// cpu
module cpu(input clk, reset, input [15:0] i_mem_rddata, output logic o_mem_rd, o_mem_wr, output logic [15:0] o_mem_addr, o_mem_wrdata);
	logic ld_pc, pc_inc, ldpc7, Ain, Gin, AddSub, ldnz, ld_ir, ld_addr, ld_data, done;
	logic Gout, pcout, out8, s8out, s11out, wr, n, z;
	logic [15:0] buswire, wA, wG, wPC, wr0, wr1, wr2, wr3, wr4, wr5, wr6, wr7, sext_imm8, sext_imm11, IR, addr, data, sum;
	logic [7:0] Xreg, Yreg, Rin, Rout;
	logic [12:0] Sel;
	logic [7:0] imm8;
	logic [10:0] imm11;
	logic [4:0] inst;
	enum int unsigned
	{
		INIT,
		T0,
		T1,
		T2,
		T3,
		T4,
		T5,
		T6
	} state, nextstate;
	always @(posedge clk)
		if (reset)
			state <= INIT;
		else
			state <= nextstate;	
	always @(state, done)
	begin
		case (state)
			INIT:
				nextstate = T0;
			T0:  
				nextstate = T1;
			T1: begin
 				if (done) nextstate = T0;
 				else nextstate = T2;
 			end
			T2: 
 			begin
 				if (done) nextstate = T0;
				else nextstate = T3;
			end
	 		T3:  
	 		begin
				if (done) nextstate = T0;
 				else nextstate = T4;
 			end
			T4:  
			begin
 				if (done) nextstate = T0;
 				else nextstate = T5;
 			end
			T5:  
			begin
 				if (done) nextstate = T0;
 				else nextstate = T6;
 			end
 			T6: nextstate = T0;
			default: nextstate = INIT;
		endcase
	end
	always @(*)
	begin
		parameter 
		mv = 5'b0, add = 5'b1, sub = 5'b10, cmp = 5'b11, ld = 5'b100, st = 5'b101, 
		mvi = 5'b10000, addi = 5'b10001, subi = 5'b10010, cmpi = 5'b10011, mvhi = 5'b10110,
		jr = 5'b1000, jzr = 5'b1001, jnr = 5'b1010, callr = 5'b1100, 
		j = 5'b11000, jz = 5'b11001, jn = 5'b11010, call = 5'b11100;
		ld_pc = 0; pc_inc = 0; ldpc7 = 0; out8 = 0; Ain = 0; Gin = 0; AddSub = 0; ldnz = 0; 
		ld_ir = 0; ld_addr = 0; ld_data = 0; done = 0;
		Gout = 0; pcout = 0; s8out = 0; s11out = 0;
		o_mem_rd = 0; o_mem_wr = 0; wr = 0;
		Rin = 0;
		Rout = 0;
		case (state)
			INIT: begin
				ld_addr = 1;
				o_mem_rd = 1;
			end
			T0:  
				begin
					ld_ir = 1;
					pc_inc = 1;  
				end
			T1:
				case (inst)
  ...
Settings: LEC_CHECK=0, ABC_AREA=1, CAP_MARGIN=0, CELL_PAD_IN_SITES_DETAIL_PLACEMENT=0, CORE_MARGIN=2, CORE_UTILIZATION=71, CTS_CLUSTER_DIAMETER=29, CTS_CLUSTER_SIZE=19, HOLD_SLACK_MARGIN=-0.08, PLACE_DENSITY_LB_ADDON=0.26, SETUP_SLACK_MARGIN=0.97, SLEW_MARGIN=20, TNS_END_PERCENT=90; clock period 6.93 ns.
run.sh (not shown) runs the stock make flow with config.mk's settings and CLKGATE_MAP_FILE=.
The baseline aborted during global routing (5_1_grt), error GRT-0232.
Rerun with:
Settings changed: CAP_MARGIN 0 to 20, CELL_PAD_IN_SITES_DETAIL_PLACEMENT 0 to not set, CORE_UTILIZATION 71 to 64, CTS_CLUSTER_DIAMETER 29 to 251, CTS_CLUSTER_SIZE 19 to not set, HOLD_SLACK_MARGIN -0.08 to not set, PLACE_DENSITY_LB_ADDON 0.26 to not set, SETUP_SLACK_MARGIN 0.97 to -0.51, TNS_END_PERCENT 90 to not set.
Clock period 6.93 ns to 5.63 ns, I/O delays scaled along.
The new run completed and failed the layout checks on setup timing. Synthesized cell count is unchanged. Synthesized area stays the same. Die area came out higher by 11%.
Rerun with:
Settings changed: ABC_AREA 1 to not set, CORE_UTILIZATION 64 to 20, CTS_CLUSTER_DIAMETER 251 to not set, SETUP_SLACK_MARGIN -0.51 to not set.
Clock period 5.63 ns to 8.57 ns, I/O delays scaled along.
=>
- With this change the flow completed with no timing, DRC or antenna violations
- final area shrinks by 10%
- wire length shrinks by 5.1%
- maximum frequency shrinks by 16%
- core utilization shrinks by 61 points
- hold slack improved by 0.0059 ns
- total power shrinks by 38%
- critical path depth shrinks by 26
- worst setup slack improved by 1.7 ns
- synthesized area shrinks by 0.45%
- sequential share of layout area grows by 2.8 points
Rerun with:
Settings changed: CORE_UTILIZATION 20 to 40.
Clock period 8.57 ns to 7.5 ns, I/O delays scaled along.
The changed run finished clean.
Non-clock buffer count goes up by 36.
Total power goes up by 20%.
Synthesized cell count is unchanged.
Setup slack loses 0.46 ns.
Design area goes down by 1.4%.
Die area goes down by 49%.
Utilization goes up by 23 points.
Critical path depth goes down by 1.
Rerun with:
Settings changed: ABC_AREA set to 1, CORE_UTILIZATION 40 to 72, CTS_CLUSTER_DIAMETER set to 209, CTS_CLUSTER_SIZE set to 79, PLACE_DENSITY_LB_ADDON set to 0.01, SETUP_SLACK_MARGIN set to 1.65.
Clock period 7.5 ns to 5.69 ns, I/O delays scaled along.
=>
- Now the flow stopped in global routing (5_1_grt)
- synthesized area climbs by 0.45%
- die size drops by 44%
- synthesized cell count came out higher by 20%

* * *

run A:
Starting RTL as in the previous note.
make LEC_CHECK=0 ABC_AREA=1 CAP_MARGIN=20 CELL_PAD_IN_SITES_GLOBAL_PLACEMENT=3 CORE_ASPECT_RATIO=0.67 CORE_MARGIN=7 CORE_UTILIZATION=25 CTS_CLUSTER_SIZE=66 HOLD_SLACK_MARGIN=0.12 PLACE_DENSITY_LB_ADDON=0.09 SLEW_MARGIN=40 TNS_END_PERCENT=75 finish   # period 11.0 ns
What run B does differently from run A at the input level:
- PLACE_DENSITY_LB_ADDON: 0.09 -> unset
- CORE_MARGIN: 7 -> 2
- SLEW_MARGIN: 40 -> 20
- CELL_PAD_IN_SITES_GLOBAL_PLACEMENT: 3 -> unset
- CORE_ASPECT_RATIO: 0.67 -> unset
- ABC_AREA: 1 -> unset
- PLACE_DENSITY: unset -> 0.63
- CORE_UTILIZATION: 25 -> 70
- CTS_CLUSTER_SIZE: 66 -> unset
- SETUP_SLACK_MARGIN: unset -> 0.49
- CELL_PAD_IN_SITES_DETAIL_PLACEMENT: unset -> 2
- HOLD_SLACK_MARGIN: 0.12 -> unset
- TNS_END_PERCENT: 75 -> unset
- the clock period (ns, I/O delays scaled along): 11.0 -> 7.5
[summary]
Run B failed in detailed placement (3_5_place_dp) with DPL-0033. Going from run A to run B, mux share of post-synthesis cell area grows by 1.2 points. | simple-gate share of the synthesized area | lower: run B |. Comparing run A and run B, the higher die footprint is on run A. Chip height down about 30% in run B wrt run A. | adder-cell share of the synthesized area | run B vs run A | ≈ equal |. Changes observed in run B relative to run A: yosys stat chip area lost 0.45%; synthesized cell count went down; synthesized area moved down.
What run C does differently from run B at the input level:
- putting MIN_ROUTING_LAYER at met2 where nothing was set
- swapping 70 for 63 in CORE_UTILIZATION
- putting CTS_CLUSTER_DIAMETER at 166 where nothing was set
- putting HOLD_SLACK_MARGIN at 0.25 where nothing was set
- putting GPL_TIMING_DRIVEN at 1 where nothing was set
- putting CELL_PAD_IN_SITES_GLOBAL_PLACEMENT at 3 where nothing was set
[summary]
- No final results exist for run C, since it was stopped by error GPL-0301 during global placement without I/O (3_1_place_gp_skip_io).
- Initial core utilization ended up 8.0 points lower on run C than on run B.
- Relative to run B, the number of placement rows of run C is higher by about 7%.
- Compared with run B, in run C simple-gate area share of the yosys netlist about even, number of distinct standard cells referenced by the synthesized netlist about even.
- On chip area: run C sits above run B.
- Run B → run C: synthesized cell count comparable, mean instance size in the synthesized netlist was more or less identical, core footprint now larger.
- Measured against run B, the floorplan die width of run C comes out at 1.05 times the reference value.
- Run C: y dimension of the die higher than run B
- Count of library flops with an enable pin came out exactly the same in run C and run B.
Edits applied to the flow inputs when going from run C to run D:
- a deleted CELL_PAD_IN_SITES_DETAIL_PLACEMENT that had been 2
- a deleted CTS_CLUSTER_DIAMETER that had been 166
- a deleted MIN_ROUTING_LAYER that had been met2
- a change of CORE_UTILIZATION from 63 to 18
- a deleted HOLD_SLACK_MARGIN that had been 0.25
- a deleted GPL_TIMING_DRIVEN that had been 1
- a deleted CELL_PAD_IN_SITES_GLOBAL_PLACEMENT that had been 3
==> results <==
Delta (run D minus run C): adder-cell share of the synthesized area flat, floorplan-stage core utilization down 46 points, total core area up about 250%, die span in y up 150 um, chip area line of the yosys report flat. Register share after synthesis came out exactly the same in run D and run C. Compared with run C, run D shows a chip footprint that is about 240% higher. As far as combined area of all synthesized cells is concerned, run D and run C perform about the same. Looking at the reports, run D completed the entire flow and the layout it produced met the timing, design-rule and antenna checks.

* * *

cpu again, from the RTL that the note above started with.
clock: 4.51 ns
lec_check: 0
abc_area: 1
cap_margin: 20
cell_pad_in_sites_detail_placement: 0
core_margin: 2
core_utilization: 58
cts_cluster_size: 19
hold_slack_margin: 0.12
place_density_lb_addon: 0.22
setup_slack_margin: 0.8
slew_margin: 20
tns_end_percent: 90
The baseline completed and failed the layout checks on capacitance limit, slew limit, setup timing.
Edit:
Settings changed: CTS_CLUSTER_DIAMETER from default to 29, HOLD_SLACK_MARGIN 0.12 to default, PLACE_DENSITY_LB_ADDON 0.22 to 0.14, SETUP_SLACK_MARGIN 0.8 to 0.16.
Clock period 4.51 ns to 6.53 ns, I/O delays scaled along.
Outcome: The changed run ran to the end with no violations; first-iteration DRC count went down by 41%; routed wire length went down by 24%; power went down by 5.5%; worst setup slack improved by 2.6 ns; cell area went down by 14%.
Edit:
Settings changed: ABC_AREA 1 to default, CELL_PAD_IN_SITES_DETAIL_PLACEMENT 0 to default, CORE_UTILIZATION 58 to 55, CTS_CLUSTER_DIAMETER 29 to default, CTS_CLUSTER_SIZE 19 to default, PLACE_DENSITY_LB_ADDON 0.14 to default, SETUP_SLACK_MARGIN 0.16 to 1.3, TNS_END_PERCENT 90 to default.
Clock period 6.53 ns to 4.97 ns, I/O delays scaled along.
- The changed run aborted during global routing (5_1_grt) on GRT-0232
- die area climbs by 4.9%
- synthesized cell count drops by about 16%
- area after synthesis drops by 0.45%
Edit:
Settings changed: ABC_AREA from default to 0, CORE_UTILIZATION 55 to 72, CTS_CLUSTER_DIAMETER from default to 310, CTS_CLUSTER_SIZE from default to 99, PLACE_DENSITY from default to 0.42, SETUP_SLACK_MARGIN 1.3 to 0.74, TNS_END_PERCENT from default to 10.
Clock period 4.97 ns to 3.11 ns, I/O delays scaled along.
After rerunning: Now the flow failed in detailed placement (3_5_place_dp), error DPL-0033; synthesized cell count stays the same; area after synthesis is unchanged; die area decreases by a quarter to a third.
Edit:
Settings changed: ABC_AREA 0 to default, CORE_UTILIZATION 72 to 64, CTS_CLUSTER_DIAMETER 310 to default, CTS_CLUSTER_SIZE 99 to default, PLACE_DENSITY 0.42 to default, SETUP_SLACK_MARGIN 0.74 to 1.33, TNS_END_PERCENT 10 to default.
Clock period 3.11 ns to 4.97 ns, I/O delays scaled along.
The new run did not get past global routing (5_1_grt) (GRT-0116).
Synthesized area does not change.
Synthesized cell count stays the same.
Die area came out higher by roughly a tenth.
Edit:
Settings changed: CELL_PAD_IN_SITES_DETAIL_PLACEMENT from default to 2, CORE_UTILIZATION 64 to 70, GPL_TIMING_DRIVEN from default to 0, HOLD_SLACK_MARGIN from default to 0.25, PLACE_DENSITY from default to 0.63, SETUP_SLACK_MARGIN 1.33 to 0.49.
Clock period 4.97 ns to 7.5 ns, I/O delays scaled along.
This time the run failed in detailed placement (3_5_place_dp), error DPL-0033.
Area after synthesis is unchanged.
Die area went down by a little under a tenth.
Synthesized cell count is unchanged.
Power figures rest on the tool's default switching activity, not on a simulated workload.
